**flow/design.v**
```verilog
`timescale 1ns / 1ps
module PCPU(
	input clock,
	input enable,
	input reset,
	input start,
	input [15:0] d_datain,
	input [15:0] i_datain,
	input [3:0] select_y,
	output wire [7:0] d_addr,
	output wire [15:0] d_dataout,
	output wire d_we,
	output wire [7:0] i_addr,
	output reg [15:0] y
);
reg state,next_state;
reg [7:0] pc;
reg [15:0] id_ir,ex_ir,mem_ir,wb_ir;
reg [15:0] reg_A, reg_B, reg_C, reg_C1, smdr, smdr1, ALUo; 
reg dw, zf, nf, cf, cin;
reg [15:0] gr[0:7];
assign d_dataout = smdr1;
assign d_we = dw;
assign d_addr = reg_C[7:0];
assign i_addr = pc;
always @(posedge clock or negedge reset)
	begin
		if (!reset)
			state <= 1'b0;
		else
			state <= next_state;
	end
always @(*)
	begin
		case (state)
			1'b0 : 
				if ((enable == 1'b1) && (start == 1'b1))  
					next_state <= 1'b1;
				else	
					next_state <= 1'b0;
			1'b1 :
				if ((enable == 1'b0) || (wb_ir[15:11] == 5'b00001)) 
					next_state <= 1'b0;
				else
					next_state <= 1'b1;
		endcase
	end
always @(posedge clock or negedge reset)
	begin
		if (!reset)
			begin
				id_ir <= 16'b0000_0000_0000_0000;
				pc <= 8'b0000_0000;
			end
		else if (state ==1'b1)
			begin	
            if((ex_ir[15:11] == 5'b11010 && zf == 1'b1) || (ex_ir[15:11] == 5'b11100 && nf == 1'b1)
				    ||(ex_ir[15:11] == 5'b11011 && zf == 1'b0) || (ex_ir[15:11] == 5'b11101 && nf == 1'b0)
					 ||(ex_ir[15:11] == 5'b11110 && cin == 1'b1) || (ex_ir[15:11] == 5'b11111 && cin == 1'b0)
					 || ex_ir[15:11] == 5'b11001)
					begin
					   pc <= ALUo[7:0];
					   id_ir <= 16'b0; 
				   end
				else if(id_ir[15:11] == 5'b11000)
				   begin
                  pc <= id_ir[7:0];	 
					   id_ir <= 16'b0;
               end
				else if(id_ir[15:11] == 5'b00001)  
					begin 
					   pc <= pc; 
					   id_ir <= id_ir; 
					end		
				else if((id_ir[15:11] == 5'b00010)&&(i_datain[15:11]!=5'b11000)&&(i_datain[15:11]!=5'b00000)&&(i_datain[15:11]!=5'b00001)) 
		         begin
		           if((id_ir[10:8]==i_datain[2:0])&&((i_datain[15:11]==5'b01000)||(i_datain[15:11]==5'b10001)
					   ||(i_datain[15:11]==5'b01010)||(i_datain[15:11]==5'b10010)||(i_datain[15:11]==5'b01100)||(i_datain[15:11]==5'b01101)
						||(i_datain[15:11]==5'b01110)||(i_datain[15:11]==5'b01111)))
			           begin
			             pc <= pc;
			             id_ir <= 16'b0;
			           end
			        else if((id_ir[10:8]==i_datain[6:4])&&((i_datain[15:11]==5'b00010)||(i_datain[15:11]==5'b00011)||(i_datain[15:11]==5'b01000)
				      ||(i_datain[15:11]==5'b10001)||(i_datain[15:11]==5'b01010)||(i_datain[15:11]==5'b10010)||(i_datain[15:11]==5'b01101)
						||(i_datain[15:11]==5'b01110)||(i_datain[15:11]==5'b01111)||(i_datain[15:11]==5'b01100)||(i_datain[15:11]==5'b00100)
						||(i_datain[15:11]==5'b00110)||(i_datain[15:11]==5'b00101)||(i_datain[15:11]==5'b00111)))
			           begin
			             pc <= pc;
			             id_ir <= 16'b0;
			           end
		           else if((id_ir[10:8]==i_datain[10:8])&&((i_datain[15:11]==5'b00011)||(i_datain[15:11]==5'b10000)
				      ||(i_datain[15:11]==5'b01011)||(i_datain[15:11]==5'b11001)||(i_datain[15:11]==5'b11010)||(i_datain[15:11]==5'b11011)
					   ||(i_datain[15:11]==5'b11100)||(i_datain[15:11]==5'b11101)||(i_datain[15:11]==5'b11110)||(i_datain[15:11]==5'b11111)||(i_datain[15:11]==5'b01001)))
			           begin
			             pc <= pc;
			             id_ir <= 16'b0;
			           end
					  else
					     begin
						    pc <= pc + 1'b1;
			             id_ir <= i_datain;
						  end
				   end
				else
				   begin
					   pc <= pc + 1'b1;
					   id_ir <= i_datain;
					end
			end
         else if(state==1'b0)
				begin
				   id_ir <= id_ir;
					pc <= pc;
				end			
	end
always @(posedge clock or negedge reset)
	begin
		if (!reset)
			begin
				ex_ir <= 16'b0000_0000_0000_0000;
				reg_A <= 16'b0000_0000_0000_0000;
				reg_B <= 16'b0000_0000_0000_0000; 
				smdr <= 16'b0000_0000_0000_0000;
			end
		else if(state == 1'b1 && ((ex_ir[15:11]==5'b11010 && zf==1'b1) ||(ex_ir[15:11]==5'b11011 && zf==1'b0) 
		      ||(ex_ir[15:11]==5'b11100 && nf==1'b1) || (ex_ir[15:11]==5'b11101 && nf==1'b0) ||(ex_ir[15:11]==5'b11110 && cin==1'b1)
            ||(ex_ir[15:11]==5'b11111 && cin==1'b0) || ex_ir[15:11]==5'b11001))
              ex_ir <= 16'b0;
      else if (state == 1'b1)
			begin
				ex_ir <= id_ir;
				if ((id_ir[15:11] == 5'b11010) || (id_ir[15:11] == 5'b11011) || (id_ir[15:11] == 5'b11100) || (id_ir[15:11] == 5'b11101) 
				  || (id_ir[15:11] == 5'b11110) || (id_ir[15:11] == 5'b11111) || (id_ir[15:11] == 5'b10000) || (id_ir[15:11] == 5'b01001) 
				  || (id_ir[15:11] == 5'b01011) || (id_ir[15:11] == 5'b11001)) 
				  begin
				   if(id_ir[10:8]==ex_ir[10:8]&&(ex_ir[15:11] == 5'b01000 || ex_ir[15:11] == 5'b10000 || ex_ir[15:11] == 5'b01001 || ex_ir[15:11] == 5'b01010
						  || ex_ir[15:11] == 5'b01011 || ex_ir[15:11] == 5'b10001 || ex_ir[15:11] == 5'b10010 || ex_ir[15:11] == 5'b01101 
						  || ex_ir[15:11] == 5'b01110 || ex_ir[15:11] == 5'b01111 || ex_ir[15:11] == 5'b00100 || ex_ir[15:11] == 5'b00110
						  || ex_ir[15:11] == 5'b00101 || ex_ir[15:11] == 5'b00111 ))
					   reg_A <= ALUo; 
					else if(id_ir[10:8] == mem_ir[10:8]&&(mem_ir[15:11] == 5'b01000 || mem_ir[15:11] == 5'b10000 || mem_ir[15:11] == 5'b01001 
						    || mem_ir[15:11] == 5'b01010 || mem_ir[15:11] == 5'b01011 || mem_ir[15:11] == 5'b10001 
							 || mem_ir[15:11] == 5'b10010 || mem_ir[15:11] == 5'b01101 || mem_ir[15:11] == 5'b01110 || mem_ir[15:11] == 5'b01111 
							 || mem_ir[15:11] == 5'b00100 || mem_ir[15:11] == 5'b00110 || mem_ir[15:11] == 5'b00101 || mem_ir[15:11] == 5'b00111 
							 || mem_ir[15:11] == 5'b00010))
						     begin
							     if(mem_ir[15:11]==5'b00010)   
		                       reg_A <= d_datain;
		                    else
	                          reg_A <= reg_C;  
                       end
               else if(wb_ir[10:8] == id_ir[10:8]&&(wb_ir[15:11] == 5'b01000 || wb_ir[15:11] == 5'b10000 || wb_ir[15:11] == 5'b01001 || wb_ir[15:11] == 5'b01010
						    || wb_ir[15:11] == 5'b01011 || wb_ir[15:11] == 5'b10001 || wb_ir[15:11] == 5'b10010 || wb_ir[15:11] == 5'b01101 
						    || wb_ir[15:11] == 5'b01110 || wb_ir[15:11] == 5'b01111 || wb_ir[15:11] == 5'b00100 || wb_ir[15:11] == 5'b00110
						    || wb_ir[15:11] == 5'b00101 || wb_ir[15:11] == 5'b00111 || wb_ir[15:11] == 5'b00010 ))
                       reg_A <= reg_C1;					
					else
					   reg_A <= gr[(id_ir[10:8])]; 
				  end
				else if(id_ir[15:11] == 5'b00010 || id_ir[15:11] == 5'b00011 || id_ir[15:11] == 5'b01000 || id_ir[15:11] == 5'b01010 
				        || id_ir[15:11] == 5'b10001 || id_ir[15:11] == 5'b10010 || id_ir[15:11] == 5'b01100 || id_ir[15:11] == 5'b01101 
						  || id_ir[15:11] == 5'b01110 || id_ir[15:11] == 5'b01111 || id_ir[15:11] == 5'b00100 || id_ir[15:11] == 5'b00110 
						  || id_ir[15:11] == 5'b00101 || id_ir[15:11] == 5'b00111) 
				    begin
					   if( (ex_ir[15:11] == 5'b01000 || ex_ir[15:11] == 5'b10000 || ex_ir[15:11] == 5'b01001 || ex_ir[15:11] == 5'b01010
						  || ex_ir[15:11] == 5'b01011 || ex_ir[15:11] == 5'b10001 || ex_ir[15:11] == 5'b10010 || ex_ir[15:11] == 5'b01101 
						  || ex_ir[15:11] == 5'b01110 || ex_ir[15:11] == 5'b01111 || ex_ir[15:11] == 5'b00100 || ex_ir[15:11] == 5'b00110
						  || ex_ir[15:11] == 5'b00101 || ex_ir[15:11] == 5'b00111 )&& ex_ir[10:8] == id_ir[6:4])
						    reg_A <= ALUo;
						else if( (mem_ir[15:11] == 5'b01000 || mem_ir[15:11] == 5'b10000 || mem_ir[15:11] == 5'b01001 
						      || mem_ir[15:11] == 5'b01010 || mem_ir[15:11] == 5'b01011 || mem_ir[15:11] == 5'b10001 
							   || mem_ir[15:11] == 5'b10010 || mem_ir[15:11] == 5'b01101 || mem_ir[15:11] == 5'b01110 || mem_ir[15:11] == 5'b01111 
							   || mem_ir[15:11] == 5'b00100 || mem_ir[15:11] == 5'b00110 || mem_ir[15:11] == 5'b00101 || mem_ir[15:11] == 5'b00111 
							   || mem_ir[15:11] == 5'b00010)&& mem_ir[10:8] == id_ir[6:4])
							     if(mem_ir[15:11]==5'b00010)
	                          reg_A <= d_datain;
	                       else
							        reg_A <= reg_C;
						else if( (wb_ir[15:11] == 5'b01000 || wb_ir[15:11] == 5'b10000 || wb_ir[15:11] == 5'b01001 || wb_ir[15:11] == 5'b01010
						    || wb_ir[15:11] == 5'b01011 || wb_ir[15:11] == 5'b10001 || wb_ir[15:11] == 5'b10010 || wb_ir[15:11] == 5'b01101 
						    || wb_ir[15:11] == 5'b01110 || wb_ir[15:11] == 5'b01111 || wb_ir[15:11] == 5'b00100 || wb_ir[15:11] == 5'b00110
						    || wb_ir[15:11] == 5'b00101 || wb_ir[15:11] == 5'b00111 || wb_ir[15:11] == 5'b00010 )&& wb_ir[10:8] == id_ir[6:4])
							 reg_A <= reg_C1;
						else
						    reg_A <= gr[id_ir[6:4]]; 
					 end	
			   else if((mem_ir[15:11]==5'b11010 && zf==1'b1) ||(mem_ir[15:11]==5'b11011 && zf==1'b0) 
		          ||(mem_ir[15:11]==5'b11100 && nf==1'b1) || (mem_ir[15:11]==5'b11101 && nf==1'b0) ||(mem_ir[15:11]==5'b11110 && cin==1'b1)
                ||(mem_ir[15:11]==5'b11111 && cin==1'b0) || mem_ir[15:11]==5'b11001)
                    reg_A <= 16'b0;  
				else if(id_ir[15:11] == 5'b11000)
					reg_A <= 16'b0;
				else
					reg_A <= gr[id_ir[6:4]]; 
				if (id_ir[15:11] == 5'b00010 || id_ir[15:11] == 5'b00011 || id_ir[15:11] == 5'b00100 || (id_ir[15:11] == 5'b00110) 
				  || (id_ir[15:11] == 5'b00101) || (id_ir[15:11] == 5'b00111))
					reg_B <= {12'b0000_0000_0000, id_ir[3:0]}; 
				else if ((id_ir[15:11] == 5'b11010) || (id_ir[15:11] == 5'b11011) || (id_ir[15:11] == 5'b11100) || (id_ir[15:11] == 5'b11101)
				      || (id_ir[15:11] == 5'b11110) || (id_ir[15:11] == 5'b11111)
				      || (id_ir[15:11] == 5'b01001) || (id_ir[15:11] == 5'b01011) || (id_ir[15:11] == 5'b11001))
					reg_B <= {8'b0000_0000, id_ir[7:0]}; 
				else if(id_ir[15:11] == 5'b10000)
				   reg_B <= {id_ir[7:0], 8'b0000_0000}; 
				else if(id_ir[15:11] == 5'b01000 || id_ir[15:11] == 5'b01010 || id_ir[15:11] == 5'b10001 || id_ir[15:11] == 5'b10010 
				    || id_ir[15:11] == 5'b01100 || id_ir[15:11] == 5'b01101 || id_ir[15:11] == 5'b01110 || id_ir[15:11] == 5'b01111)
				   begin
					   if( (ex_ir[15:11] == 5'b01000 || ex_ir[15:11] == 5'b10000 || ex_ir[15:11] == 5'b01001 || ex_ir[15:11] == 5'b01010
						  || ex_ir[15:11] == 5'b01011 || ex_ir[15:11] == 5'b10001 || ex_ir[15:11] == 5'b10010 || ex_ir[15:11] == 5'b01101 
						  || ex_ir[15:11] == 5'b01110 || ex_ir[15:11] == 5'b01111 || ex_ir[15:11] == 5'b00100 || ex_ir[15:11] == 5'b00110
						  || ex_ir[15:11] == 5'b00101 || ex_ir[15:11] == 5'b00111 )&& ex_ir[10:8] == id_ir[2:0])
						    reg_B <= ALUo;
						else if( (mem_ir[15:11] == 5'b01000 || mem_ir[15:11] == 5'b10000 || mem_ir[15:11] == 5'b01001 
						   || mem_ir[15:11] == 5'b00010 || mem_ir[15:11] == 5'b01010 || mem_ir[15:11] == 5'b01011 || mem_ir[15:11] == 5'b10001 
							|| mem_ir[15:11] == 5'b10010 || mem_ir[15:11] == 5'b01101 || mem_ir[15:11] == 5'b01110 || mem_ir[15:11] == 5'b01111
							|| mem_ir[15:11] == 5'b00100 || mem_ir[15:11] == 5'b00110 || mem_ir[15:11] == 5'b00101 || mem_ir[15:11] == 5'b00111 )
							&& mem_ir[10:8] == id_ir[2:0])
                      begin
		                   if(mem_ir[15:11]==5'b00010)
		                       reg_B <= d_datain;
		                   else
		                       reg_B <= reg_C;
                      end
						else if( (wb_ir[15:11] == 5'b01000 || wb_ir[15:11] == 5'b10000 || wb_ir[15:11] == 5'b01001 || wb_ir[15:11] == 5'b01010
						   || wb_ir[15:11] == 5'b01011 || wb_ir[15:11] == 5'b10001 || wb_ir[15:11] == 5'b10010 || wb_ir[15:11] == 5'b01101 
						   || wb_ir[15:11] == 5'b01110 || wb_ir[15:11] == 5'b01111 || wb_ir[15:11] == 5'b00100 || wb_ir[15:11] == 5'b00110
						   || wb_ir[15:11] == 5'b00101 || wb_ir[15:11] == 5'b00111 || wb_ir[15:11] == 5'b00010)&& wb_ir[10:8] == id_ir[2:0])
							 reg_B <= reg_C1;
						else
						    reg_B <= gr[id_ir[2:0]]; 
					 end
				else if((mem_ir[15:11]==5'b11010 && zf==1'b1) ||(mem_ir[15:11]==5'b11011 && zf==1'b0) 
		          ||(mem_ir[15:11]==5'b11100 && nf==1'b1) || (mem_ir[15:11]==5'b11101 && nf==1'b0) ||(mem_ir[15:11]==5'b11110 && cin==1'b1)
                ||(mem_ir[15:11]==5'b11111 && cin==1'b0) || mem_ir[15:11]==5'b11001)
                    reg_B <= 16'b0; 
				else if(id_ir[15:11] == 5'b11000)
				   reg_B <= 16'b0;
				else
					reg_B <= gr[id_ir[2:0]]; 
			   if (id_ir[15:11] == 5'b00011)
				   begin
					  if(id_ir[10:8] == ex_ir[10:8] && (ex_ir[15:11] == 5'b01000 || ex_ir[15:11] == 5'b10000 || ex_ir[15:11] == 5'b01001 
					     || ex_ir[15:11] == 5'b01010 || ex_ir[15:11] == 5'b01011 || ex_ir[15:11] == 5'b10001 || ex_ir[15:11] == 5'b10010 
					     || ex_ir[15:11] == 5'b01101 || ex_ir[15:11] == 5'b01110 || ex_ir[15:11] == 5'b01111 || ex_ir[15:11] == 5'b00100 
					     || ex_ir[15:11] == 5'b00110 || ex_ir[15:11] == 5'b00101 || ex_ir[15:11] == 5'b00111 ))
						   smdr <= ALUo;
					  else if(id_ir[10:8] == mem_ir[10:8] && (mem_ir[15:11] == 5'b01000 || mem_ir[15:11] == 5'b10000 
					     || mem_ir[15:11] == 5'b01001 || mem_ir[15:11] == 5'b01010 || mem_ir[15:11] == 5'b01011 || mem_ir[15:11] == 5'b10001 
						  || mem_ir[15:11] == 5'b10010 || mem_ir[15:11] == 5'b01101 || mem_ir[15:11] == 5'b01110 || mem_ir[15:11] == 5'b01111
						  || mem_ir[15:11] == 5'b00100 || mem_ir[15:11] == 5'b00110 || mem_ir[15:11] == 5'b00101 || mem_ir[15:11] == 5'b00111
						  || mem_ir[15:11] == 5'b00010))
						   begin
		                  if(mem_ir[15:11]==5'b00010)
		                      smdr <= d_datain;
		                  else
		                      smdr <= reg_C;                  
                     end
					  else if(id_ir[10:8] == wb_ir[10:8] && (wb_ir[15:11] == 5'b01000 || wb_ir[15:11] == 5'b10000 
					     || wb_ir[15:11] == 5'b00010 || wb_ir[15:11] == 5'b01001 || wb_ir[15:11] == 5'b01010 || wb_ir[15:11] == 5'b01011 
						  || wb_ir[15:11] == 5'b10001 || wb_ir[15:11] == 5'b10010 || wb_ir[15:11] == 5'b01101 || wb_ir[15:11] == 5'b01110 
						  || wb_ir[15:11] == 5'b01111 || wb_ir[15:11] == 5'b00100 || wb_ir[15:11] == 5'b00110 || wb_ir[15:11] == 5'b00101 
						  || wb_ir[15:11] == 5'b00111 ))
						   smdr <= reg_C1;
					  else
					      smdr <= gr[id_ir[10:8]];
					end
				else
				    smdr <= gr[id_ir[10:8]];
			end
   end
reg signed [15:0] reg_A1; 
always @(*)
begin
  reg_A1 <= reg_A;
end
always @(*)
	begin
	  if(ex_ir[15:11] == 5'b01000 || ex_ir[15:11] == 5'b10000 || ex_ir[15:11] == 5'b01001) 
	     {cf, ALUo} <= reg_A + reg_B;
	  else if(ex_ir[15:11] == 5'b01100 || (ex_ir[15:11] == 5'b01010) || (ex_ir[15:11] == 5'b01011))
	     {cf, ALUo} <= reg_A - reg_B;
	  else if(ex_ir[15:11] == 5'b10001)
	     {cf, ALUo} <= reg_A + reg_B + cin;
	  else if(ex_ir[15:11] == 5'b10010)
	     {cf, ALUo} <= reg_A - reg_B - cin;
     else if(ex_ir[15:11] == 5'b01101)
        {cf, ALUo} <= reg_A & reg_B; 	  
	  else if(ex_ir[15:11] == 5'b01110)
	     {cf, ALUo} <= reg_A | reg_B;
	  else if(ex_ir[15:11] == 5'b01111)
	     {cf, ALUo} <= reg_A ^ reg_B;
	  else if(ex_ir[15:11] == 5'b00100)
	     {cf, ALUo} <= reg_A << reg_B;
	  else if(ex_ir[15:11] == 5'b00110)
	     {cf, ALUo} <= reg_A >> reg_B;
	  else if(ex_ir[15:11] == 5'b00101)
	     {cf, ALUo} <= reg_A <<< reg_B;
	  else if(ex_ir[15:11] == 5'b00111)
	     {cf, ALUo} <= reg_A1 >>> reg_B;
	  else if(ex_ir[15:11] == 5'b00010 || ex_ir[15:11] == 5'b00011 
	         || ex_ir[15:11] == 5'b11100 || ex_ir[15:11] == 5'b11101 || ex_ir[15:11] == 5'b11010 || ex_ir[15:11] == 5'b11011
				|| ex_ir[15:11] == 5'b11110 || ex_ir[15:11] == 5'b11111 || ex_ir[15:11] == 5'b11001)
		  {cf, ALUo} <= reg_A + reg_B;
	  else 
	     {cf, ALUo} <= 17'b0;
	end		
always @(posedge clock or negedge reset)
	begin
		if (!reset)
			begin
				mem_ir <= 16'b0000_0000_0000_0000;
				reg_C <= 16'b0000_0000_0000_0000;
				smdr1 <= 16'b0000_0000_0000_0000;
				zf <= 1'b0;
				nf <= 1'b0;
				cin <= 1'b0;
				dw <= 1'b0;
			end	
	   else if (state == 1'b1)
			begin
				mem_ir <= ex_ir;
				reg_C <= ALUo;
				if ((ex_ir[15:11] == 5'b01000) || (ex_ir[15:11] == 5'b01100) || (ex_ir[15:11] == 5'b10000) || (ex_ir[15:11] == 5'b01001) 
				 || (ex_ir[15:11] == 5'b10001) || (ex_ir[15:11] == 5'b01010) || (ex_ir[15:11] == 5'b01011) || (ex_ir[15:11] == 5'b10010))
					begin
						if (ALUo == 16'b0000_0000_0000_0000)
							zf <= 1'b1; 
						else
							zf <= 1'b0;
						if (ALUo[15] == 1'b1) 
							nf <= 1'b1;
						else
							nf <= 1'b0;
					end
				else
				  begin
				     zf <= zf;
					  nf <= nf;
				  end
				if ((ex_ir[15:11] == 5'b01000) || (ex_ir[15:11] == 5'b10000) || (ex_ir[15:11] == 5'b01001) || (ex_ir[15:11] == 5'b10001)
				 || (ex_ir[15:11] == 5'b01010) || (ex_ir[15:11] == 5'b01011) || (ex_ir[15:11] == 5'b10010))					
					  cin <= cf;
				else
					  cin <= cin; 
				if (ex_ir[15:11] == 5'b00011)
					begin
						dw <= 1'b1; 
						smdr1 <= smdr;
					end
				else
				   begin
					   dw <= 1'b0;
						smdr1 <= 16'b0;
					end
			end
   end	  
always @(posedge clock or negedge reset)
	begin
		if (!reset)
			begin
				wb_ir <= 16'b0000_0000_0000_0000;
				reg_C1 <= 16'b0000_0000_0000_0000;
			end	
		else if (state == 1'b1)
			begin
				wb_ir <= mem_ir;
				if (mem_ir[15:11] == 5'b00010)
						reg_C1 <= d_datain;
				else
						reg_C1 <= reg_C;
			end
   end		
always @(posedge clock or negedge reset)
	begin
		if (!reset)
			begin
				gr[7] <= 16'b0000_0000_0000_0000;
				gr[6] <= 16'b0000_0000_0000_0000;
				gr[5] <= 16'b0000_0000_0000_0000;
				gr[4] <= 16'b0000_0000_0000_0000;
				gr[3] <= 16'b0000_0000_0000_0000;
				gr[2] <= 16'b0000_0000_0000_0000;
				gr[1] <= 16'b0000_0000_0000_0000;
				gr[0] <= 16'b0000_0000_0000_0000;
			end	
		else if (state == 1'b1)
			begin
				if ((wb_ir[15:11] == 5'b00010) || (wb_ir[15:11] == 5'b01000) || (wb_ir[15:11] == 5'b10000) || (wb_ir[15:11] == 5'b01001)
				 || (wb_ir[15:11] == 5'b10001) || (wb_ir[15:11] == 5'b01010) || (wb_ir[15:11] == 5'b01011) || (wb_ir[15:11] == 5'b10010)
				 ||(wb_ir[15:11] == 5'b01101) ||(wb_ir[15:11] == 5'b01110) ||(wb_ir[15:11] == 5'b01111) || (wb_ir[15:11] == 5'b00100)
				 ||(wb_ir[15:11] == 5'b00110) ||(wb_ir[15:11] == 5'b00101) || (wb_ir[15:11] == 5'b00111))
					gr[wb_ir[10:8]] <= reg_C1; 
				else
				   gr[wb_ir[10:8]] <= gr[wb_ir[10:8]];
			end
   end		
always @(*)
begin
	case(select_y)
		4'b0000: y <= pc;
		4'b0001: y <= id_ir;
		4'b0010: y <= reg_A;
		4'b0011: y <= reg_B;
		4'b0100: y <= reg_C;
		4'b0101: y <= reg_C1;
		4'b0110: y <= {15'b000000000000000,zf};
		4'b0111: y <= {15'b000000000000000,cin};
		4'b1000: y <= {15'b000000000000000,nf};
		4'b1001: y <= gr[1];
		4'b1010: y <= gr[2];
		4'b1011: y <= gr[3];
		4'b1100: y <= gr[4];
		4'b1101: y <= gr[5];
		4'b1110: y <= gr[6];
		4'b1111: y <= gr[7];
endcase
end
endmodule
```
**flow/run.sh**
```bash
#!/bin/bash
# the make line also repeats each setting of config.mk as NAME=value (left out here)
make -C /OpenROAD-flow-scripts/flow DESIGN_CONFIG=/design/flow/config.mk WORK_HOME=/design/flow/orfs CLKGATE_MAP_FILE= finish
```
**flow/config.mk**
```make
export PLATFORM = sky130hd
export DESIGN_NAME = PCPU
export DESIGN_NICKNAME = PCPU
export VERILOG_FILES = /design/flow/design.v
export SDC_FILE = /design/flow/constraint.sdc
export NUM_CORES = 4
export LEC_CHECK = 0
export ABC_AREA = 1
export CAP_MARGIN = 20
export CORE_MARGIN = 2
export CORE_UTILIZATION = 72
export CTS_CLUSTER_DIAMETER = 218
export CTS_CLUSTER_SIZE = 99
export PLACE_DENSITY = 0.4
export SLEW_MARGIN = 20
export TNS_END_PERCENT = 5
```
**flow/constraint.sdc**
```tcl
create_clock -name core_clock -period 1.96 [get_ports {clock}]
set_input_delay 0.3920 -clock core_clock [delete_from_list [all_inputs] [get_ports {clock}]]
set_output_delay 0.3920 -clock core_clock [all_outputs]
set_load 0.01 [all_outputs]
```
==> results of run 1 <==
==> per-stage QoR <==
step	instances	TNS [ps]	hold WS [ps]
3_3_place_gp	5315	-138270	326
2_1_floorplan	3950	-76920	96.4
==> results.py, run 1 <==
# Physical implementation metrics
metrics = {
    "logic_synthesis": {
        "top_cell_area_share_pct": 27.4,
        "synth-async-reset-ratio_pct": 100,
        "yosys_area_mm2": 0.0253,
        "area_leaders": "sky130_fd_sc_hd__dfrtp_1 (27%), sky130_fd_sc_hd__nand2_1 (15%), sky130_fd_sc_hd__o21ai_0 (8.5%), sky130_fd_sc_hd__inv_1 (6.3%), sky130_fd_sc_hd__nand3_1 (5.6%)",
        "ys_dominant_reg_cell": "sky130_fd_sc_hd__dfrtp_1",
        "floorplan.nets": 4045,
        "netlist_top_cells_count": "sky130_fd_sc_hd__nand2_1 (978), sky130_fd_sc_hd__o21ai_0 (427), sky130_fd_sc_hd__inv_1 (421)",
        "numSynthFlops": 277,
        "synth.distinct_cells": 67,
        "yosys_cells": 3950,
        "largest_area_cell": "sky130_fd_sc_hd__dfrtp_1",
        "post_synth_and_or_nand_nor_area_fraction_pct": 30.0,
        "sequential_to_total_area_share_from_yosys_stat_pct": 27.4,
        "synth_dominant_cell_count": "sky130_fd_sc_hd__nand2_1",
        "mappedNetlistArea_mm2": 0.0253,
        "syn-instance-count": 3950,
        "logic_family": "simple AND/OR/NAND/NOR gates",
        "synth.mux.area_fraction_pct": 0,
        "yosys.area_share.adder_pct": 2.78,
        "enable_flop_cells": 0,
        "syn_avg_cell_area_um2": 6.40,
        "synth_warnings": 2,
        "area_fraction_in_compound_gates_pct": 26.6,
        "synth_xor_xnor_area_share_pct": 2.38,
    },
    "run_status": {
        "failed_stage": "detailed placement (3_5_place_dp)",
        "outcome": "aborted with a tool error",
        "error_message": "Error: detail_place.tcl, 38 bad optional access",
    },
    "floorplan": {
        "dieWidth_um": 191,
        "die_area_mm2": 0.0366,
        "die_h_um": 191,
        "io_pins": 89,
        "coreArea_mm2": 0.0345,
        "initCoreUtil_pct": 73.1,
        "floorplan.rows": 68,
    },
    "place": {
        "portBuffers": 88,
        "globalplace.congestion": 1.44,
    },
}
==> run 2: changes to the inputs <==
Settings changed: ABC_AREA 1 to unset, CORE_UTILIZATION 72 to 58, CTS_CLUSTER_DIAMETER 218 to unset, CTS_CLUSTER_SIZE 99 to unset, PLACE_DENSITY 0.4 to unset, SETUP_SLACK_MARGIN set to -0.09, TNS_END_PERCENT 5 to unset.
Clock period 1.96 ns to 2.9 ns, I/O delays scaled along.
==> run 2 against run 1 <==
  * Now fails the layout checks on hold timing, setup timing
  * Die size is 26% higher
  * Area after synthesis grew 1.8%
  * Synthesized cell count shrank 20%
==> results.py, run 2 <==
# Auto-generated metrics
metrics = {
    "run_status": {
        "outcome": "complete, but fails checks",
        "layout.failed_checks": "hold timing, setup timing",
    },
    "place": {
        "dp_hpwl_mm": 96.3,
        "dp.cells": 4281,
        "globalplace.congestion": 1.22,
        "portBuffers": 88,
        "placed_cell_area_mm2": 0.0320,
    },
    "logic_synthesis": {
        "syn-instance-count": 3175,
        "largest_area_cell": "sky130_fd_sc_hd__dfrtp_1",
        "synth.distinct_cells": 101,
        "yosys.area_share.adder_pct": 2.73,
        "mappedNetlistArea_mm2": 0.0257,
        "ys_dominant_reg_cell": "sky130_fd_sc_hd__dfrtp_1",
        "area_leaders": "sky130_fd_sc_hd__dfrtp_1 (27%), sky130_fd_sc_hd__mux4_2 (6.4%), sky130_fd_sc_hd__o21ai_0 (5.9%), sky130_fd_sc_hd__nand2_1 (5.1%), sky130_fd_sc_hd__mux2i_1 (4.4%)",
        "syn_avg_cell_area_um2": 8.10,
        "synth.mux.area_fraction_pct": 13.9,
        "area_fraction_in_compound_gates_pct": 29.4,
        "logic_family": "AND-OR/OR-AND gates",
        "numSynthFlops": 277,
        "synth_warnings": 2,
        "netlist_top_cells_count": "sky130_fd_sc_hd__nand2_1 (352), sky130_fd_sc_hd__o21ai_0 (304), sky130_fd_sc_hd__nor2_1 (293)",
        "synth_xor_xnor_area_share_pct": 2.59,
        "floorplan.nets": 3270,
        "enable_flop_cells": 0,
        "yosys_area_mm2": 0.0257,
        "synth-async-reset-ratio_pct": 100,
        "synth_dominant_cell_count": "sky130_fd_sc_hd__nand2_1",
        "sequential_to_total_area_share_from_yosys_stat_pct": 26.9,
        "top_cell_area_share_pct": 26.9,
        "yosys_cells": 3175,
        "post_synth_and_or_nand_nor_area_fraction_pct": 18.5,
    },
    "floorplan": {
        "initCoreUtil_pct": 58.4,
        "die_area_mm2": 0.0461,
        "die_h_um": 215,
        "io_pins": 89,
        "coreArea_mm2": 0.0440,
        "dieWidth_um": 215,
        "floorplan.rows": 77,
    },
    "sta": {
        "setup_repair_after_global_routing_missed_its_margin": "yes",
        "timing.final.max_slew_violations": 0,
        "hold_ws_ps": -30.2,
        "final.setup_skew_ps": 28.5,
        "worstMarginPinSlew_ps": 1120,
        "timing.final.crit_share_pct": 149,
        "final-setup-viol-count": 84,
        "final.min_clock_period_ps": 4320,
        "final_ws_setup_ps": -1420,
        "hold_viol": 7,
        "clock.fmax_mhz": 232,
        "finalSetupTns_ps": -63150,
        "slew_headroom_pct": 24.9,
    },
    "route": {
        "routed-via-count": 34100,
        "routed_via_density": 7.65,
        "wire_per_inst_um": 31.8,
        "wire_length_after_detailed_routing_mm": 142,
        "detailedRoute.firstPassIterationCount": 17,
        "dr.first_iter.drc_count": 7345,
        "post_route_ant_nets": 0,
        "drcViolationCount": 0,
    },
    "clock_network": {
        "clock_sinks": 277,
        "clock.latency.late_pin_ps": 620,
        "cts-htree-levels": 1,
        "post_cts_hold_buffer_count": 0,
        "clock_path_buffers": 3,
        "clock-root-buffer": "sky130_fd_sc_hd__clkbuf_16",
        "path_clk_slew_ps": 60,
        "tritoncts.num_buffers": 30,
        "tritoncts": "yes",
    },
    "run": {
        "max_cap_violations": 0,
        "openroad.warnings": 63,
    },
    "grt": {
        "number_of_global_route_vias_before_repair": 31600,
        "antenna_found_initial": 16,
        "grt_max_degree": 84,
        "global_route.overflow_total": 0,
        "grtUsageTotal_pct": 57.5,
        "first_pass_grt_wire_length_mm": 201,
    },
    "worst_setup_path": {
        "setup.reg_to_reg.worst_slack_ps": -1420,
        "path_class": "flip-flop to flip-flop",
        "cp_cell_sequence": "or3b_2, buf_4, nor2_1, buf_4, nor2_1, o221ai_1, a41o_1, a2111oi_4, a2bb2oi_1, o221a_4, nor2_1, a311oi_1, o21ai_1",
        "cp_max_fo": 8,
        "timing.rr.start": "ex_ir[15]",
        "worst_setup_path_endpoint": "reg_A[13]",
        "max_stage_delay_ps": 560,
        "worst-path-stages": 13,
        "regToRegEndpoint": "reg_A[13]",
        "critical_path_required_ps": 3370,
        "cpLargestDelayFamily": "AND-OR/OR-AND gates",
        "worstSetupEndpointType": "flip-flop",
        "r2r_cells": 13,
        "slowest_stage_cell_crit_path": "sky130_fd_sc_hd__a2111oi_4",
        "cp-start-kind": "flip-flop",
        "cp.arrival_ps": 4780,
        "critical-path-top-cell-by-count": "sky130_fd_sc_hd__nor2_1",
        "timing.critical_path.from": "ex_ir[15]",
        "critical_path.n_buffers_inverters": 2,
    },
    "finish": {
        "area_growth_syn_to_layout_pct": 39.4,
        "nFillCells": 2678,
        "layoutNonFillerInstCount": 4456,
        "post-route-cell-area_mm2": 0.0359,
        "finalNetCount": 3926,
    },
    "min_path": {
        "hp-class": "primary input to asynchronous set/reset pin",
    },
}
==> run 2: through the flow <==
| stage | util [%] | setup WS [ps] |
|---|---|---|
| global placement | 72.8 | -1700 |
| floorplan | - | -802 |
| detailed placement | 72.8 | -1480 |
| CTS | 78.7 | -861 |
| global route | 81.4 | -1660 |
| finish | 81.4 | -1420 |
==> run 2: cell type report <==
| cell class | instances | area (um^2) | area share [%] |
|---|---|---|---|
| inverter | 98 | 379 | 1.06 |
| timing repair buffer | 904 | 7650 | 21.3 |
| clock inverter | 17 | 231 | 0.646 |
| multi-input combinational | 2520 | 19000 | 53.1 |
| antenna | 9 | 22.5 | 0.0628 |
| sequential | 277 | 6960 | 19.4 |
| tap | 592 | 741 | 2.07 |
| clock buffer | 39 | 856 | 2.39 |
==> run 2: routing by layer <==
layer	GRT usage, %	part of all wire [%]	up-vias
met1	66.7	31	15700
met5	2.71	0.36	-
li1	-	-	13300
met3	26.2	17	1388
met4	48.9	12	26
met2	80.4	39	3746
==> run 2: repair_timing <==
item / CTS / global route
pin swaps: 113 / 85
gates resized: 303 / 174
buffers inserted: 61 / 64
gates cloned: 2 / 0
endpoints found under the setup margin: 90 / 102
==> run 3: changes to the inputs <==
Settings changed: CAP_MARGIN 20 to 0, CORE_UTILIZATION 58 to 72, CTS_CLUSTER_SIZE set to 35, PLACE_DENSITY set to 0.65, SETUP_SLACK_MARGIN -0.09 to 0.57.
Clock period 2.9 ns to 3.59 ns, I/O delays scaled along.
==> run 3 against run 2 <==
  * The flow now stops in global routing (5_1_grt)
  * Area after synthesis unchanged
  * Die size is 19% lower
  * Synthesized cell count did not move
==> results.py, run 3 <==
# Physical implementation metrics
metrics = {
    "logic_synthesis": {
        "synth-async-reset-ratio_pct": 100,
        "area_leaders": "sky130_fd_sc_hd__dfrtp_1 (27%), sky130_fd_sc_hd__mux4_2 (6.4%), sky130_fd_sc_hd__o21ai_0 (5.9%), sky130_fd_sc_hd__nand2_1 (5.1%), sky130_fd_sc_hd__mux2i_1 (4.4%)",
        "logic_family": "AND-OR/OR-AND gates",
        "yosys.area_share.adder_pct": 2.73,
        "syn-instance-count": 3175,
        "synth.distinct_cells": 101,
        "area_fraction_in_compound_gates_pct": 29.4,
        "ys_dominant_reg_cell": "sky130_fd_sc_hd__dfrtp_1",
        "netlist_top_cells_count": "sky130_fd_sc_hd__nand2_1 (352), sky130_fd_sc_hd__o21ai_0 (304), sky130_fd_sc_hd__nor2_1 (293)",
        "floorplan.nets": 3270,
        "enable_flop_cells": 0,
        "synth.mux.area_fraction_pct": 13.9,
        "sequential_to_total_area_share_from_yosys_stat_pct": 26.9,
        "yosys_area_mm2": 0.0257,
        "synth_dominant_cell_count": "sky130_fd_sc_hd__nand2_1",
        "post_synth_and_or_nand_nor_area_fraction_pct": 18.5,
        "top_cell_area_share_pct": 26.9,
        "numSynthFlops": 277,
        "syn_avg_cell_area_um2": 8.10,
        "yosys_cells": 3175,
        "mappedNetlistArea_mm2": 0.0257,
        "synth_warnings": 2,
        "largest_area_cell": "sky130_fd_sc_hd__dfrtp_1",
        "synth_xor_xnor_area_share_pct": 2.59,
    },
    "floorplan": {
        "dieWidth_um": 193,
        "io_pins": 89,
        "floorplan.rows": 69,
        "die_h_um": 193,
        "die_area_mm2": 0.0373,
        "initCoreUtil_pct": 72.7,
        "coreArea_mm2": 0.0354,
    },
    "grt": {
        "global_route.overflow_total": 67,
        "grtUsageTotal_pct": 76.3,
    },
    "place": {
        "portBuffers": 88,
        "globalplace.congestion": 1.38,
        "dp_hpwl_mm": 85.1,
    },
    "clock_network": {
        "cts-htree-levels": 1,
        "tritoncts.num_buffers": 30,
        "post_cts_hold_buffer_count": 0,
        "clock_path_buffers": 3,
        "clock_sinks": 277,
        "clock-root-buffer": "sky130_fd_sc_hd__clkbuf_16",
    },
    "run_status": {
        "error_message": "[ERROR GRT-0116] Global routing finished with congestion. Check the congestion regions in the DRC Viewer.",
        "outcome": "aborted with a tool error",
        "failed_stage": "global routing (5_1_grt)",
    },
}
run 3: layer usage:
metal,GRT usage [%],overflow
met4,68.2,36
met1,77.1,3
met2,91.5,27
met3,64.9,1
met5,41.8,0
run 3: what timing repair did:
action	4_1_cts
gates resized	265
pin swaps	84
setup endpoints to repair	87
buffers inserted	44
cloned	3
run 3: stage by stage:
stage	utilization [%]	cell area (um^2)	setup slack, ps	hold slack (ps)	instances
floorplan	-	25900	-112	422	3175
CTS	89.3	31600	-99.3	124	3926
global placement	82.7	29300	-419	462	3824
detailed placement	82.7	29300	-489	473	3824
==> run 4: changes to the inputs <==
Settings changed: CAP_MARGIN 0 to 15, CORE_UTILIZATION 72 to 66, CTS_CLUSTER_SIZE 35 to unset, PLACE_DENSITY 0.65 to unset, SETUP_SLACK_MARGIN 0.57 to 1.23, TNS_END_PERCENT set to 5.
Clock period 3.59 ns to 4.44 ns, I/O delays scaled along.
==> run 4 against run 3 <==
  * The run now finishes clean
  * Synthesized cell count unchanged
  * Die size increased by 8.9%
  * Area after synthesis did not move
==> results.py, run 4 <==
# Auto-generated metrics
metrics = {
    "finish": {
        "post-route-cell-area_mm2": 0.0302,
        "layoutNonFillerInstCount": 3826,
        "nFillCells": 2592,
        "finalNetCount": 3376,
        "area_growth_syn_to_layout_pct": 17.4,
    },
    "sta": {
        "slew_headroom_pct": 27.4,
        "final.setup_skew_ps": 15.9,
        "finalSetupTns_ps": 0,
        "final.min_clock_period_ps": 4050,
        "timing.final.crit_share_pct": 91.1,
        "hold_ws_ps": 346,
        "worstMarginPinSlew_ps": 1090,
        "timing.final.max_slew_violations": 0,
        "clock.fmax_mhz": 247,
        "setup_repair_after_global_routing_missed_its_margin": "yes",
        "hold_viol": 0,
        "final-setup-viol-count": 0,
    },
    "worst_setup_path": {
        "critical_path.n_buffers_inverters": 1,
        "cp-start-kind": "flip-flop",
        "cpLargestDelayFamily": "AND-OR/OR-AND gates",
        "timing.rr.start": "id_ir[13]",
        "max_stage_delay_ps": 970,
        "slowest_stage_cell_crit_path": "sky130_fd_sc_hd__dfrtp_1",
        "r2r_cells": 9,
        "regToRegEndpoint": "reg_A[6]",
        "cp_max_fo": 17,
        "worstSetupEndpointType": "flip-flop",
        "worst_setup_path_endpoint": "reg_A[6]",
        "cp_cell_sequence": "inv_1, a31oi_1, o21a_1, and2_1, and2_1, nand2_1, o211ai_1, o211ai_1, o21ai_0",
        "worst-path-stages": 9,
        "critical_path_required_ps": 4890,
        "path_class": "flip-flop to flip-flop",
        "setup.reg_to_reg.worst_slack_ps": 390,
        "cp.arrival_ps": 4490,
        "timing.critical_path.from": "id_ir[13]",
    },
    "logic_synthesis": {
        "top_cell_area_share_pct": 26.9,
        "sequential_to_total_area_share_from_yosys_stat_pct": 26.9,
        "area_fraction_in_compound_gates_pct": 29.4,
        "post_synth_and_or_nand_nor_area_fraction_pct": 18.5,
        "synth_xor_xnor_area_share_pct": 2.59,
        "netlist_top_cells_count": "sky130_fd_sc_hd__nand2_1 (352), sky130_fd_sc_hd__o21ai_0 (304), sky130_fd_sc_hd__nor2_1 (293)",
        "yosys.area_share.adder_pct": 2.73,
        "synth.mux.area_fraction_pct": 13.9,
        "logic_family": "AND-OR/OR-AND gates",
        "syn_avg_cell_area_um2": 8.10,
        "yosys_area_mm2": 0.0257,
        "synth_warnings": 2,
        "synth-async-reset-ratio_pct": 100,
        "mappedNetlistArea_mm2": 0.0257,
        "synth_dominant_cell_count": "sky130_fd_sc_hd__nand2_1",
        "yosys_cells": 3175,
        "area_leaders": "sky130_fd_sc_hd__dfrtp_1 (27%), sky130_fd_sc_hd__mux4_2 (6.4%), sky130_fd_sc_hd__o21ai_0 (5.9%), sky130_fd_sc_hd__nand2_1 (5.1%), sky130_fd_sc_hd__mux2i_1 (4.4%)",
        "numSynthFlops": 277,
        "ys_dominant_reg_cell": "sky130_fd_sc_hd__dfrtp_1",
        "enable_flop_cells": 0,
        "synth.distinct_cells": 101,
        "floorplan.nets": 3270,
        "syn-instance-count": 3175,
        "largest_area_cell": "sky130_fd_sc_hd__dfrtp_1",
    },
    "clock_network": {
        "tritoncts": "yes",
        "path_clk_slew_ps": 70,
        "clock_path_buffers": 3,
        "clock-root-buffer": "sky130_fd_sc_hd__clkbuf_16",
        "tritoncts.num_buffers": 28,
        "clock_sinks": 277,
        "post_cts_hold_buffer_count": 0,
        "cts-htree-levels": 1,
        "clock.latency.late_pin_ps": 590,
    },
    "route": {
        "routed-via-count": 31100,
        "post_route_ant_nets": 0,
        "routed_via_density": 8.13,
        "detailedRoute.firstPassIterationCount": 14,
        "wire_length_after_detailed_routing_mm": 125,
        "dr.first_iter.drc_count": 7430,
        "drcViolationCount": 0,
        "wire_per_inst_um": 32.6,
    },
    "place": {
        "dp_hpwl_mm": 86.0,
        "placed_cell_area_mm2": 0.0279,
        "portBuffers": 88,
        "globalplace.congestion": 1.23,
        "dp.cells": 3714,
    },
    "grt": {
        "grtUsageTotal_pct": 60.1,
        "number_of_global_route_vias_before_repair": 29300,
        "first_pass_grt_wire_length_mm": 184,
        "antenna_found_initial": 16,
        "grt_max_degree": 108,
        "global_route.overflow_total": 0,
    },
    "run_status": {
        "outcome": "complete, no violations",
    },
    "run": {
        "max_cap_violations": 0,
        "openroad.warnings": 66,
    },
    "floorplan": {
        "die_h_um": 201,
        "die_area_mm2": 0.0406,
        "dieWidth_um": 201,
        "io_pins": 89,
        "initCoreUtil_pct": 66.7,
        "coreArea_mm2": 0.0386,
        "floorplan.rows": 72,
    },
    "min_path": {
        "hp-class": "primary input to asynchronous set/reset pin",
    },
}
-- run 4: per-layer routing --
metal	up-vias	share of wire (%)	track usage [%]
li1	12200	-	-
met1	14200	31	68.8
met2	3442	39	82.1
met3	1244	18	30.9
met4	20	12	51.6
met5	-	0.16	1.19
-- run 4: stage by stage --
step / util [%] / setup WS, ps
final: 78.4 / 395
after global routing: 78.3 / 288
after CTS: 76.9 / 714
after detailed placement: 72.3 / 60.9
after global placement: 72.3 / 97.6
after floorplan: - / 738
-- run 4: final cells by class --
| class | instances | area [um^2] | area share [%] |
|---|---|---|---|
| flip-flops and latches | 277 | 6960 | 23.0 |
| inverters | 98 | 387 | 1.28 |
| repair buffers | 356 | 3070 | 10.2 |
| well taps | 518 | 648 | 2.15 |
| clock inverters | 11 | 166 | 0.551 |
| diodes | 7 | 17.5 | 0.0580 |
| multi-input cells | 2520 | 18200 | 60.1 |
| clock buffers | 39 | 803 | 2.66 |
-- run 4: timing repair --
item | 4_1_cts | 5_1_grt
pin swaps | 41 | 24
gates cloned | 1 | 1
setup buffers | 35 | 17
gates resized | 159 | 77
setup endpoints to repair | 100 | 106
==> run 5: changes to the inputs <==
Settings changed: CAP_MARGIN 15 to 20, CORE_UTILIZATION 66 to 52, CTS_CLUSTER_SIZE set to 97, SETUP_SLACK_MARGIN 1.23 to unset, TNS_END_PERCENT 5 to unset.
Clock period 4.44 ns to 3.86 ns, I/O delays scaled along.
==> run 5 against run 4 <==
  * Now fails the layout checks on setup timing
  * Critical path depth up 7
  * Largest cell class unchanged
  * Non-clock buffer count up 228
  * Highest routed layer unchanged
  * Register-to-register slack worse by 500 ps
  * Flip-flop count unchanged
  * Die size up 26%
  * Count of clock-buffer cells in the layout up 7
  * Synthesized cell count unchanged
  * Maximum frequency up 1.9%
==> results.py, run 5 <==
# Auto-generated metrics
metrics = {
    "route": {
        "dr.first_iter.drc_count": 5627,
        "wire_per_inst_um": 31.6,
        "routed-via-count": 31100,
        "routed_via_density": 7.41,
        "drcViolationCount": 0,
        "post_route_ant_nets": 0,
        "detailedRoute.firstPassIterationCount": 7,
        "wire_length_after_detailed_routing_mm": 133,
    },
    "clock_network": {
        "path_clk_slew_ps": 60,
        "cts-htree-levels": 2,
        "clock_path_buffers": 3,
        "tritoncts.num_buffers": 35,
        "clock_sinks": 277,
        "post_cts_hold_buffer_count": 0,
        "clock-root-buffer": "sky130_fd_sc_hd__clkbuf_16",
        "clock.latency.late_pin_ps": 580,
        "tritoncts": "yes",
    },
    "grt": {
        "global_route.overflow_total": 0,
        "antenna_found_initial": 8,
        "number_of_global_route_vias_before_repair": 29800,
        "grtUsageTotal_pct": 51.3,
        "grt_max_degree": 81,
        "first_pass_grt_wire_length_mm": 194,
    },
    "finish": {
        "post-route-cell-area_mm2": 0.0323,
        "area_growth_syn_to_layout_pct": 25.7,
        "final_util_pct": 66.2,
        "layoutNonFillerInstCount": 4204,
        "nFillCells": 3959,
        "finalNetCount": 3611,
    },
    "sta": {
        "final_ws_setup_ps": -110,
        "setup_repair_after_global_routing_missed_its_margin": "yes",
        "final.setup_skew_ps": 28.9,
        "worstMarginPinSlew_ps": 1170,
        "timing.final.crit_share_pct": 103,
        "final-setup-viol-count": 16,
        "timing.final.max_slew_violations": 0,
        "hold_viol": 0,
        "clock.fmax_mhz": 252,
        "hold_ws_ps": 98.4,
        "final.min_clock_period_ps": 3970,
        "slew_headroom_pct": 21.7,
    },
    "logic_synthesis": {
        "area_leaders": "sky130_fd_sc_hd__dfrtp_1 (27%), sky130_fd_sc_hd__mux4_2 (6.4%), sky130_fd_sc_hd__o21ai_0 (5.9%), sky130_fd_sc_hd__nand2_1 (5.1%), sky130_fd_sc_hd__mux2i_1 (4.4%)",
        "largest_area_cell": "sky130_fd_sc_hd__dfrtp_1",
        "synth.distinct_cells": 101,
        "numSynthFlops": 277,
        "synth-async-reset-ratio_pct": 100,
        "synth.mux.area_fraction_pct": 13.9,
        "floorplan.nets": 3270,
        "yosys_cells": 3175,
        "sequential_to_total_area_share_from_yosys_stat_pct": 26.9,
        "post_synth_and_or_nand_nor_area_fraction_pct": 18.5,
        "synth_warnings": 2,
        "ys_dominant_reg_cell": "sky130_fd_sc_hd__dfrtp_1",
        "area_fraction_in_compound_gates_pct": 29.4,
        "yosys_area_mm2": 0.0257,
        "netlist_top_cells_count": "sky130_fd_sc_hd__nand2_1 (352), sky130_fd_sc_hd__o21ai_0 (304), sky130_fd_sc_hd__nor2_1 (293)",
        "syn-instance-count": 3175,
        "logic_family": "AND-OR/OR-AND gates",
        "syn_avg_cell_area_um2": 8.10,
        "yosys.area_share.adder_pct": 2.73,
        "mappedNetlistArea_mm2": 0.0257,
        "enable_flop_cells": 0,
        "synth_xor_xnor_area_share_pct": 2.59,
        "synth_dominant_cell_count": "sky130_fd_sc_hd__nand2_1",
        "top_cell_area_share_pct": 26.9,
    },
    "worst_setup_path": {
        "cp-start-kind": "flip-flop",
        "regToRegEndpoint": "zf",
        "max_stage_delay_ps": 440,
        "critical-path-top-cell-by-count": "sky130_fd_sc_hd__buf_4",
        "slowest_stage_cell_crit_path": "sky130_fd_sc_hd__ha_2",
        "timing.critical_path.from": "reg_B[7]",
        "path_class": "flip-flop to flip-flop",
        "r2r_cells": 16,
        "critical_path_required_ps": 4360,
        "timing.rr.start": "reg_B[7]",
        "setup.reg_to_reg.worst_slack_ps": -110,
        "cp_cell_sequence": "inv_1, ha_2, inv_2, a21o_1, a221o_1, buf_4, a22o_2, nor4b_4, buf_4, xnor2_2, nor2_2, a2111oi_4, buf_4, nor4b_4, nand4_1, o21ai_1",
        "cp_max_fo": 6,
        "worstSetupEndpointType": "flip-flop",
        "cp.arrival_ps": 4470,
        "worst_setup_path_endpoint": "zf",
        "cpLargestDelayFamily": "AND-OR/OR-AND gates",
        "critical_path.n_buffers_inverters": 5,
        "worst-path-stages": 16,
    },
    "min_path": {
        "hp-class": "primary input to asynchronous set/reset pin",
    },
    "run_status": {
        "layout.failed_checks": "setup timing",
        "outcome": "complete, but fails checks",
    },
    "run": {
        "max_cap_violations": 0,
        "openroad.warnings": 61,
    },
    "place": {
        "placed_cell_area_mm2": 0.0300,
        "portBuffers": 88,
        "globalplace.congestion": 1.13,
        "dp_hpwl_mm": 99.1,
        "dp.cells": 4102,
        "placement.setup.worst_slack_ps": -623,
    },
    "floorplan": {
        "die_area_mm2": 0.0513,
        "initCoreUtil_pct": 52.7,
        "die_h_um": 226,
        "floorplan.rows": 81,
        "coreArea_mm2": 0.0488,
        "dieWidth_um": 226,
        "io_pins": 89,
    },
}
==> run 5: per-layer routing <==
metal | global-route usage [%] | vias to the layer above | share of wire, %
li1 | - | 12600 | -
met1 | 60.4 | 14700 | 33
met2 | 76.1 | 2854 | 42
met3 | 17.2 | 932 | 14
met4 | 42.1 | 6 | 11
met5 | 0 | - | 0.024
==> run 5: layout make-up <==
class,count,area (um^2),area share (%)
multi-input combinational,2520,18000,55.7
sequential,277,6950,21.5
timing repair buffer,584,4960,15.3
clock buffer,46,1020,3.15
tap,664,831,2.57
inverter,98,370,1.15
clock inverter,12,176,0.545
antenna,3,7.51,0.0232
==> run 5: repair_timing <==
item | in CTS | in global routing
gates cloned | 0 | 0
setup endpoints to repair | 62 | 47
pin swaps | 17 | 53
resized | 55 | 120
buffers inserted | 13 | 30
==> run 5: stage by stage <==
stage	setup TNS, ps
after floorplan	0
after global placement	-6840
after detailed placement	-7920
after CTS	-127
after global routing	-3100
final	-590
==> run 6: changes to the inputs <==
Settings changed: CAP_MARGIN 20 to 5, CELL_PAD_IN_SITES_DETAIL_PLACEMENT set to 2, CELL_PAD_IN_SITES_GLOBAL_PLACEMENT set to 1, CORE_ASPECT_RATIO set to 0.83, CORE_MARGIN 2 to 10, CORE_UTILIZATION 52 to 70, CTS_CLUSTER_DIAMETER set to 381, CTS_CLUSTER_SIZE 97 to unset, GPL_ROUTABILITY_DRIVEN set to 1, GPL_TIMING_DRIVEN set to 1.
Clock period 3.86 ns to 5.71 ns, I/O delays scaled along.
==> run 6 against run 5 <==
  * The flow now stops in global placement without I/O (3_1_place_gp_skip_io)
  * Synthesized cell count stayed put
  * Die size fell by 13%
  * Area after synthesis stayed put
==> results.py, run 6 <==
# Physical implementation metrics
metrics = {
    "logic_synthesis": {
        "enable_flop_cells": 0,
        "syn-instance-count": 3175,
        "syn_avg_cell_area_um2": 8.10,
        "logic_family": "AND-OR/OR-AND gates",
        "largest_area_cell": "sky130_fd_sc_hd__dfrtp_1",
        "ys_dominant_reg_cell": "sky130_fd_sc_hd__dfrtp_1",
        "synth_dominant_cell_count": "sky130_fd_sc_hd__nand2_1",
        "mappedNetlistArea_mm2": 0.0257,
        "synth_xor_xnor_area_share_pct": 2.59,
        "floorplan.nets": 3270,
        "top_cell_area_share_pct": 26.9,
        "post_synth_and_or_nand_nor_area_fraction_pct": 18.5,
        "numSynthFlops": 277,
        "yosys_area_mm2": 0.0257,
        "synth-async-reset-ratio_pct": 100,
        "yosys.area_share.adder_pct": 2.73,
        "sequential_to_total_area_share_from_yosys_stat_pct": 26.9,
        "area_leaders": "sky130_fd_sc_hd__dfrtp_1 (27%), sky130_fd_sc_hd__mux4_2 (6.4%), sky130_fd_sc_hd__o21ai_0 (5.9%), sky130_fd_sc_hd__nand2_1 (5.1%), sky130_fd_sc_hd__mux2i_1 (4.4%)",
        "area_fraction_in_compound_gates_pct": 29.4,
        "yosys_cells": 3175,
        "synth.mux.area_fraction_pct": 13.9,
        "synth_warnings": 2,
        "netlist_top_cells_count": "sky130_fd_sc_hd__nand2_1 (352), sky130_fd_sc_hd__o21ai_0 (304), sky130_fd_sc_hd__nor2_1 (293)",
        "synth.distinct_cells": 101,
    },
    "run_status": {
        "outcome": "aborted with a tool error",
        "failed_stage": "global placement without I/O (3_1_place_gp_skip_io)",
        "error_message": "[ERROR GPL-0301] Utilization 107.887 % exceeds 100%.",
    },
    "floorplan": {
        "coreArea_mm2": 0.0360,
        "die_area_mm2": 0.0449,
        "die_h_um": 195,
        "floorplan.rows": 63,
        "dieWidth_um": 230,
        "initCoreUtil_pct": 71.4,
    },
}
==> run 7: changes to the inputs <==
Settings changed: CAP_MARGIN 5 to 20, CELL_PAD_IN_SITES_DETAIL_PLACEMENT 2 to 0, CELL_PAD_IN_SITES_GLOBAL_PLACEMENT 1 to 0, CORE_ASPECT_RATIO 0.83 to 1.19, CORE_MARGIN 10 to 2, CORE_UTILIZATION 70 to 56, CTS_CLUSTER_DIAMETER 381 to 378, CTS_CLUSTER_SIZE set to 48, GPL_ROUTABILITY_DRIVEN 1 to 0, HOLD_SLACK_MARGIN set to 0.13, PLACE_DENSITY_LB_ADDON set to 0.17, SETUP_SLACK_MARGIN set to 0.52, SLEW_MARGIN 20 to 5.
Clock period 5.71 ns to 1.77 ns, I/O delays scaled along.
==> run 7 against run 6 <==
  * Synthesized cell count stayed put
  * Area after synthesis stayed put
  * Die size is 6.3% higher
  * The flow stops in global routing (5_1_grt)
==> results.py, run 7 <==
# Physical implementation metrics
metrics = {
    "run_status": {
        "outcome": "aborted with a tool error",
        "failed_stage": "global routing (5_1_grt)",
        "error_message": "[ERROR GRT-0116] Global routing finished with congestion. Check the congestion regions in the DRC Viewer.",
    },
    "logic_synthesis": {
        "mappedNetlistArea_mm2": 0.0257,
        "enable_flop_cells": 0,
        "ys_dominant_reg_cell": "sky130_fd_sc_hd__dfrtp_1",
        "syn-instance-count": 3175,
        "synth.mux.area_fraction_pct": 13.9,
        "synth_xor_xnor_area_share_pct": 2.59,
        "post_synth_and_or_nand_nor_area_fraction_pct": 18.5,
        "sequential_to_total_area_share_from_yosys_stat_pct": 26.9,
        "yosys_area_mm2": 0.0257,
        "largest_area_cell": "sky130_fd_sc_hd__dfrtp_1",
        "top_cell_area_share_pct": 26.9,
        "numSynthFlops": 277,
        "logic_family": "AND-OR/OR-AND gates",
        "synth_warnings": 2,
        "synth.distinct_cells": 101,
        "synth-async-reset-ratio_pct": 100,
        "yosys_cells": 3175,
        "syn_avg_cell_area_um2": 8.10,
        "synth_dominant_cell_count": "sky130_fd_sc_hd__nand2_1",
        "netlist_top_cells_count": "sky130_fd_sc_hd__nand2_1 (352), sky130_fd_sc_hd__o21ai_0 (304), sky130_fd_sc_hd__nor2_1 (293)",
        "yosys.area_share.adder_pct": 2.73,
        "area_fraction_in_compound_gates_pct": 29.4,
        "floorplan.nets": 3270,
        "area_leaders": "sky130_fd_sc_hd__dfrtp_1 (27%), sky130_fd_sc_hd__mux4_2 (6.4%), sky130_fd_sc_hd__o21ai_0 (5.9%), sky130_fd_sc_hd__nand2_1 (5.1%), sky130_fd_sc_hd__mux2i_1 (4.4%)",
    },
    "place": {
        "portBuffers": 88,
        "placement.setup.worst_slack_ps": -2080,
        "dp.cells": 4705,
        "placed_cell_area_mm2": 0.0363,
        "dp_hpwl_mm": 103,
    },
    "clock_network": {
        "tritoncts.num_buffers": 9,
        "clock_sinks": 277,
        "clock_path_buffers": 3,
        "clock-root-buffer": "sky130_fd_sc_hd__clkbuf_16",
        "cts-htree-levels": 1,
    },
    "grt": {
        "grtUsageTotal_pct": 77.5,
        "global_route.overflow_total": 532,
    },
    "floorplan": {
        "die_area_mm2": 0.0477,
        "coreArea_mm2": 0.0453,
        "initCoreUtil_pct": 56.8,
        "die_h_um": 238,
        "dieWidth_um": 200,
        "io_pins": 89,
        "floorplan.rows": 85,
    },
}
[run 7: routing by layer]
metal / global-route usage (%) / GRT overflow
met5: 46.9 / 5
met3: 66.1 / 22
met1: 76.7 / 30
met4: 75.4 / 196
met2: 91.2 / 279
[run 7: metrics by stage]
stage          TNS (ps)  hold slack [ps]
2_1_floorplan   -107560             58.4
3_3_place_gp    -242800              251
3_5_place_dp    -261320              255
4_1_cts         -180170              256
[run 7: what timing repair did]
item                                   4_1_cts
setup endpoints to repair                  324
buffers inserted                            80
hold buffers                                 1
pin swaps                                  119
resized                                    376
endpoints found under the hold margin      199
cloned                                       6
==> run 8: changes to the inputs <==
Settings changed: CELL_PAD_IN_SITES_GLOBAL_PLACEMENT 0 to 1, CORE_ASPECT_RATIO 1.19 to 0.85, CORE_UTILIZATION 56 to 46, CTS_CLUSTER_DIAMETER 378 to unset, CTS_CLUSTER_SIZE 48 to 44, PLACE_DENSITY_LB_ADDON 0.17 to 0.03, SETUP_SLACK_MARGIN 0.52 to 0.87.
Clock period 1.77 ns to 3.4 ns, I/O delays scaled along.
==> run 8 against run 7 <==
  * Area after synthesis stayed put
  * Die size rose by 21%
  * Now fails the layout checks on setup timing
  * Synthesized cell count unchanged
==> results.py, run 8 <==
# Auto-generated metrics
metrics = {
    "floorplan": {
        "floorplan.rows": 79,
        "io_pins": 89,
        "dieWidth_um": 261,
        "coreArea_mm2": 0.0551,
        "initCoreUtil_pct": 46.7,
        "die_area_mm2": 0.0578,
        "die_h_um": 222,
    },
    "logic_synthesis": {
        "synth_warnings": 2,
        "numSynthFlops": 277,
        "yosys.area_share.adder_pct": 2.73,
        "post_synth_and_or_nand_nor_area_fraction_pct": 18.5,
        "mappedNetlistArea_mm2": 0.0257,
        "logic_family": "AND-OR/OR-AND gates",
        "top_cell_area_share_pct": 26.9,
        "sequential_to_total_area_share_from_yosys_stat_pct": 26.9,
        "syn-instance-count": 3175,
        "enable_flop_cells": 0,
        "ys_dominant_reg_cell": "sky130_fd_sc_hd__dfrtp_1",
        "yosys_area_mm2": 0.0257,
        "largest_area_cell": "sky130_fd_sc_hd__dfrtp_1",
        "synth.mux.area_fraction_pct": 13.9,
        "netlist_top_cells_count": "sky130_fd_sc_hd__nand2_1 (352), sky130_fd_sc_hd__o21ai_0 (304), sky130_fd_sc_hd__nor2_1 (293)",
        "syn_avg_cell_area_um2": 8.10,
        "synth.distinct_cells": 101,
        "synth_dominant_cell_count": "sky130_fd_sc_hd__nand2_1",
        "area_fraction_in_compound_gates_pct": 29.4,
        "floorplan.nets": 3270,
        "yosys_cells": 3175,
        "area_leaders": "sky130_fd_sc_hd__dfrtp_1 (27%), sky130_fd_sc_hd__mux4_2 (6.4%), sky130_fd_sc_hd__o21ai_0 (5.9%), sky130_fd_sc_hd__nand2_1 (5.1%), sky130_fd_sc_hd__mux2i_1 (4.4%)",
        "synth-async-reset-ratio_pct": 100,
        "synth_xor_xnor_area_share_pct": 2.59,
    },
    "worst_setup_path": {
        "worst-path-stages": 17,
        "worstSetupEndpointType": "flip-flop",
        "regToRegEndpoint": "reg_A[8]",
        "cp_max_fo": 7,
        "critical-path-top-cell-by-count": "sky130_fd_sc_hd__buf_6",
        "r2r_cells": 17,
        "cpLargestDelayFamily": "simple AND/OR/NAND/NOR gates",
        "worst_setup_path_endpoint": "reg_A[8]",
        "max_stage_delay_ps": 590,
        "timing.critical_path.from": "reg_A[6]",
        "cp-start-kind": "flip-flop",
        "critical_path.n_buffers_inverters": 6,
        "cp_cell_sequence": "inv_1, ha_2, nor2b_1, o41ai_1, nor3b_1, nand3_4, buf_6, buf_6, buf_6, buf_4, xnor2_2, a21oi_2, a211oi_2, buf_4, o21ai_2, a221oi_2, o31ai_1",
        "timing.rr.start": "reg_A[6]",
        "path_class": "flip-flop to flip-flop",
        "setup.reg_to_reg.worst_slack_ps": -570,
        "slowest_stage_cell_crit_path": "sky130_fd_sc_hd__nor3b_1",
        "cp.arrival_ps": 4400,
        "critical_path_required_ps": 3830,
    },
    "grt": {
        "number_of_global_route_vias_before_repair": 28900,
        "grt_max_degree": 71,
        "grtUsageTotal_pct": 44.3,
        "global_route.overflow_total": 0,
        "first_pass_grt_wire_length_mm": 192,
        "antenna_found_initial": 2,
    },
    "route": {
        "post_route_ant_nets": 0,
        "detailedRoute.firstPassIterationCount": 15,
        "wire_per_inst_um": 30.0,
        "routed-via-count": 31600,
        "routed_via_density": 7.10,
        "dr.first_iter.drc_count": 5634,
        "wire_length_after_detailed_routing_mm": 134,
        "drcViolationCount": 0,
    },
    "run": {
        "max_cap_violations": 0,
        "openroad.warnings": 61,
    },
    "place": {
        "portBuffers": 88,
        "dp_hpwl_mm": 99.2,
        "dp.cells": 4271,
    },
    "run_status": {
        "outcome": "complete, but fails checks",
        "layout.failed_checks": "setup timing",
    },
    "finish": {
        "finalNetCount": 3790,
        "area_growth_syn_to_layout_pct": 38.7,
        "final_util_pct": 64.8,
        "layoutNonFillerInstCount": 4450,
    },
    "sta": {
        "slew_headroom_pct": 20.3,
        "final-setup-viol-count": 58,
        "timing.final.max_slew_violations": 0,
        "final_ws_setup_ps": -571,
        "timing.final.crit_share_pct": 117,
        "setup_repair_after_global_routing_missed_its_margin": "yes",
        "final.min_clock_period_ps": 3970,
        "worstMarginPinSlew_ps": 1180,
        "hold_viol": 0,
        "clock.fmax_mhz": 252,
        "final.setup_skew_ps": 33.9,
        "hold_ws_ps": 483,
    },
    "clock_network": {
        "clock_path_buffers": 3,
        "clock-root-buffer": "sky130_fd_sc_hd__clkbuf_16",
        "path_clk_slew_ps": 60,
        "tritoncts": "yes",
        "clock.latency.late_pin_ps": 590,
        "clock_sinks": 277,
        "cts-htree-levels": 2,
        "tritoncts.num_buffers": 34,
    },
    "min_path": {
        "worst_hold_path.endpoint": "smdr[1]",
        "hp-class": "flip-flop to flip-flop",
        "hold_start": "smdr[1]",
        "worst_hold_depth": 2,
    },
}
run 8: area by class of cell:
cell class / instances / area (um^2)
multi-input combinational: 2520 / 19200
sequential: 277 / 6960
inverter: 98 / 384
timing repair buffer: 764 / 7050
antenna: 2 / 5.00
clock buffer: 48 / 1010
clock inverter: 12 / 131
fill: 4529 / 19400
tap: 729 / 912
run 8: what timing repair did:
action	CTS	global route
endpoints found under the setup margin	135	200
gates cloned	4	1
hold endpoints to repair	8	0
resized	295	284
pin swaps	90	129
hold buffers	1	0
setup buffers	58	53
run 8: metal layers:
metal | global-route usage (%) | part of all wire (%) | up-vias
li1 | - | - | 13000
met1 | 60.8 | 38 | 15200
met2 | 60.0 | 39 | 2796
met3 | 19.1 | 17 | 588
met4 | 18.9 | 6.0 | 12
met5 | 2.27 | 0.27 | -
run 8: stage by stage:
step	instance area [um^2]	TNS (ps)	setup WS, ps
floorplan	26300	-1950	-302
global placement	31400	-20830	-524
global route	35700	-21800	-780
finish	35700	-17910	-571
CTS	34100	-10850	-412
detailed placement	31400	-24290	-620
